==> v14 <==
==> flow/design.v <==
`timescale 1ns / 1ps
module DiscriminantCalculator(
    input signed [31:0] SphereX,
    input signed [31:0] SphereY,
    input signed [31:0] SphereZ,
    input [31:0] SphereRadius,
    input signed [31:0] RayStartX,
    input signed [31:0] RayStartY,
    input signed [31:0] RayStartZ,
    input signed [31:0] RayDirX,
    input signed [31:0] RayDirY,
    input signed [31:0] RayDirZ,
    output signed [31:0] Discriminant,
    output signed [31:0] B_out,
    output QuickIntersects,
    input CLK,
    input aresetn,
    input InputValid,
    output InputReady,
    output OutputReady
    );
    parameter waiting = 2'b00;
    parameter reading = 2'b01;
    parameter process = 2'b10;
    parameter process2 = 2'b11;
    logic [1:0] nextState;
    logic [1:0] state;
    logic signed [31:0] dx;
    logic signed [31:0] dy;
    logic signed [31:0] dz;
    logic signed [31:0] discriminant;
    logic signed [31:0] A;
    logic signed [31:0] B;
    logic signed [31:0] C;
    logic signed [31:0] distX;
    logic signed [31:0] distY;
    logic signed [31:0] distZ;
    logic [31:0] sphereRadiusSquared;
    assign InputReady = (state == waiting);
    assign OutputReady = (state == process2);
    assign Discriminant = discriminant;
    assign B_out = B;
    assign QuickIntersects = (discriminant > 0);
    always_ff@(posedge CLK) begin
        if (aresetn == 1'b0) begin
            state <= waiting;
        end else begin
            state <= nextState;
        end
        if (nextState == reading) begin
            dx <= RayDirX;
            dy <= RayDirY;
            dz <= RayDirZ;
            distX <= RayStartX - SphereX;
            distY <= RayStartY - SphereY;
            distZ <= RayStartZ - SphereZ;
            sphereRadiusSquared <= SphereRadius * SphereRadius;
            A <= RayDirX * RayDirX + RayDirY * RayDirY + RayDirZ * RayDirZ;
        end else if (nextState == process) begin
            B <= (dx * distX + dy * distY + dz * distZ) << 1;
            C <= (distX * distX + distY * distY + distZ * distZ) - sphereRadiusSquared;
        end else if (nextState == process2) begin
            discriminant <= B * B - 4 * A * C;
        end         
    end
    always_comb begin
        case (state) 
        waiting:
            if (InputValid) begin
                nextState = reading;
            end else begin
                nextState = waiting;
            end            
        reading:
            nextState = process;
        process:
            nextState = process2;
        process2:
            nextState = waiting;
        endcase
    end
endmodule
==> flow/run.sh <==
#!/bin/bash
# the make line also repeats each setting of config.mk as NAME=value (left out here)
make -C /OpenROAD-flow-scripts/flow DESIGN_CONFIG=/design/flow/config.mk WORK_HOME=/design/flow/orfs CLKGATE_MAP_FILE= finish
==> flow/config.mk <==
export PLATFORM = sky130hd
export DESIGN_NAME = DiscriminantCalculator
export DESIGN_NICKNAME = DiscriminantCalculator
export VERILOG_FILES = /design/flow/design.v
export SDC_FILE = /design/flow/constraint.sdc
export NUM_CORES = 4
export LEC_CHECK = 0
export CAP_MARGIN = 25
export CELL_PAD_IN_SITES_GLOBAL_PLACEMENT = 1
export CORE_ASPECT_RATIO = 1.33
export CORE_MARGIN = 3
export CORE_UTILIZATION = 68
export CTS_CLUSTER_DIAMETER = 166
export CTS_CLUSTER_SIZE = 17
export GPL_ROUTABILITY_DRIVEN = 0
export GPL_TIMING_DRIVEN = 1
export MAX_ROUTING_LAYER = met5
export PLACE_DENSITY_LB_ADDON = 0.24
export SETUP_SLACK_MARGIN = 2.46
export SLEW_MARGIN = 10
export TNS_END_PERCENT = 30
==> flow/constraint.sdc <==
create_clock -name core_clock -period 9.55 [get_ports {CLK}]
set_input_delay 1.9100 -clock core_clock [delete_from_list [all_inputs] [get_ports {CLK}]]
set_output_delay 1.9100 -clock core_clock [all_outputs]
set_load 0.01 [all_outputs]
==> v26 (differences from v14) <==
- CAP_MARGIN: 25 -> 20
- CELL_PAD_IN_SITES_GLOBAL_PLACEMENT: 1 -> unset
- CORE_ASPECT_RATIO: 1.33 -> unset
- CORE_MARGIN: 3 -> 2
- CORE_UTILIZATION: 68 -> 71
- CTS_CLUSTER_DIAMETER: 166 -> unset
- CTS_CLUSTER_SIZE: 17 -> 43
- GPL_ROUTABILITY_DRIVEN: 0 -> unset
- GPL_TIMING_DRIVEN: 1 -> unset
- HOLD_SLACK_MARGIN: unset -> 0.25
- MAX_ROUTING_LAYER: met5 -> unset
- PLACE_DENSITY_LB_ADDON: 0.24 -> unset
- SETUP_SLACK_MARGIN: 2.46 -> unset
- SLEW_MARGIN: 10 -> 20
- TNS_END_PERCENT: 30 -> unset
==> flow/constraint.sdc (replaced) <==
create_clock -name core_clock -period 7.43 [get_ports {CLK}]
set_input_delay 1.4860 -clock core_clock [delete_from_list [all_inputs] [get_ports {CLK}]]
set_output_delay 1.4860 -clock core_clock [all_outputs]
set_load 0.01 [all_outputs]
==> v21 (differences from v14) <==
- CAP_MARGIN: 25 -> 20
- CELL_PAD_IN_SITES_GLOBAL_PLACEMENT: 1 -> unset
- CORE_ASPECT_RATIO: 1.33 -> 0.68
- CORE_MARGIN: 3 -> 2
- CORE_UTILIZATION: 68 -> 72
- CTS_CLUSTER_DIAMETER: 166 -> 77
- CTS_CLUSTER_SIZE: 17 -> unset
- GPL_ROUTABILITY_DRIVEN: 0 -> unset
- HOLD_SLACK_MARGIN: unset -> -0.08
- PLACE_DENSITY: unset -> 0.95
- PLACE_DENSITY_LB_ADDON: 0.24 -> unset
- SETUP_SLACK_MARGIN: 2.46 -> 1.05
- SLEW_MARGIN: 10 -> 20
- TNS_END_PERCENT: 30 -> 80
==> flow/constraint.sdc (replaced) <==
create_clock -name core_clock -period 7.52 [get_ports {CLK}]
set_input_delay 1.5040 -clock core_clock [delete_from_list [all_inputs] [get_ports {CLK}]]
set_output_delay 1.5040 -clock core_clock [all_outputs]
set_load 0.01 [all_outputs]
==> v19 (differences from v14) <==
- CAP_MARGIN: 25 -> 20
- CELL_PAD_IN_SITES_GLOBAL_PLACEMENT: 1 -> unset
- CORE_ASPECT_RATIO: 1.33 -> unset
- CORE_MARGIN: 3 -> 2
- CORE_UTILIZATION: 68 -> 40
- CTS_CLUSTER_DIAMETER: 166 -> unset
- CTS_CLUSTER_SIZE: 17 -> unset
- GPL_ROUTABILITY_DRIVEN: 0 -> unset
- GPL_TIMING_DRIVEN: 1 -> unset
- MAX_ROUTING_LAYER: met5 -> unset
- PLACE_DENSITY_LB_ADDON: 0.24 -> unset
- SETUP_SLACK_MARGIN: 2.46 -> unset
- SLEW_MARGIN: 10 -> 20
- TNS_END_PERCENT: 30 -> unset
==> flow/constraint.sdc (replaced) <==
create_clock -name core_clock -period 11.0 [get_ports {CLK}]
set_input_delay 2.2000 -clock core_clock [delete_from_list [all_inputs] [get_ports {CLK}]]
set_output_delay 2.2000 -clock core_clock [all_outputs]
set_load 0.01 [all_outputs]
==> flow_metrics.tcl <==
# yosys + openroad results
set metrics [dict create \
    cts_resized 1124 \
    grt_use_met1_pct 92.6 \
    h-tree-depth 2 \
    status "stopped before the end" \
    initial_core_util_pct 72.5 \
    toolErrorMsg "[ERROR GRT-0116] Global routing finished with congestion. Check the congestion regions in the DRC Viewer." \
    dp_hpwl_um 615000 \
    die_y_um 409 \
    stop_stage "5_1_grt" \
    grtUsageTotal_pct 100 \
    met2_usage_pct 116 \
    overflow 17900 \
    post-cts-setup-buffers 204 \
    dp_cells 23400 \
]
Source of the figures above: v21

==> flow_metrics.tcl <==
# yosys + openroad results
set metrics [dict create \
    dp_hpwl_um 469000 \
    dp_cells 23600 \
    met2_usage_pct 73.4 \
    h-tree-depth 2 \
    timing.final.ws_setup_ps -1610 \
    overflow 0 \
    post-cts-setup-buffers 231 \
    grtUsageTotal_pct 46.3 \
    initial_core_util_pct 71.4 \
    setup_viol 83 \
    check.faults "setup timing" \
    status "finished with violations" \
]
Source of the figures above: v26

==> flow_metrics.tcl <==
# yosys + openroad results
set metrics [dict create \
    dp_cells 24200 \
    die_y_um 663 \
    initial_core_util_pct 40.2 \
    status "finished clean" \
    grt_use_met1_pct 30.4 \
    ant_nets 0 \
    dp_hpwl_um 424000 \
    r2r_end "B[30]" \
    grtUsageTotal_pct 22.8 \
    cts_resized 0 \
]
Source of the figures above: v19

==> flow_metrics.tcl <==
# yosys + openroad results
set metrics [dict create \
    dp_hpwl_um 458000 \
    post-cts-setup-buffers 187 \
    cts_resized 498 \
    die_y_um 589 \
    dp_cells 22400 \
    status "finished clean" \
    grt_use_met1_pct 44.2 \
    grtUsageTotal_pct 43.9 \
    overflow 0 \
    initial_core_util_pct 68.5 \
    h-tree-depth 1 \
]
Source of the figures above: v14

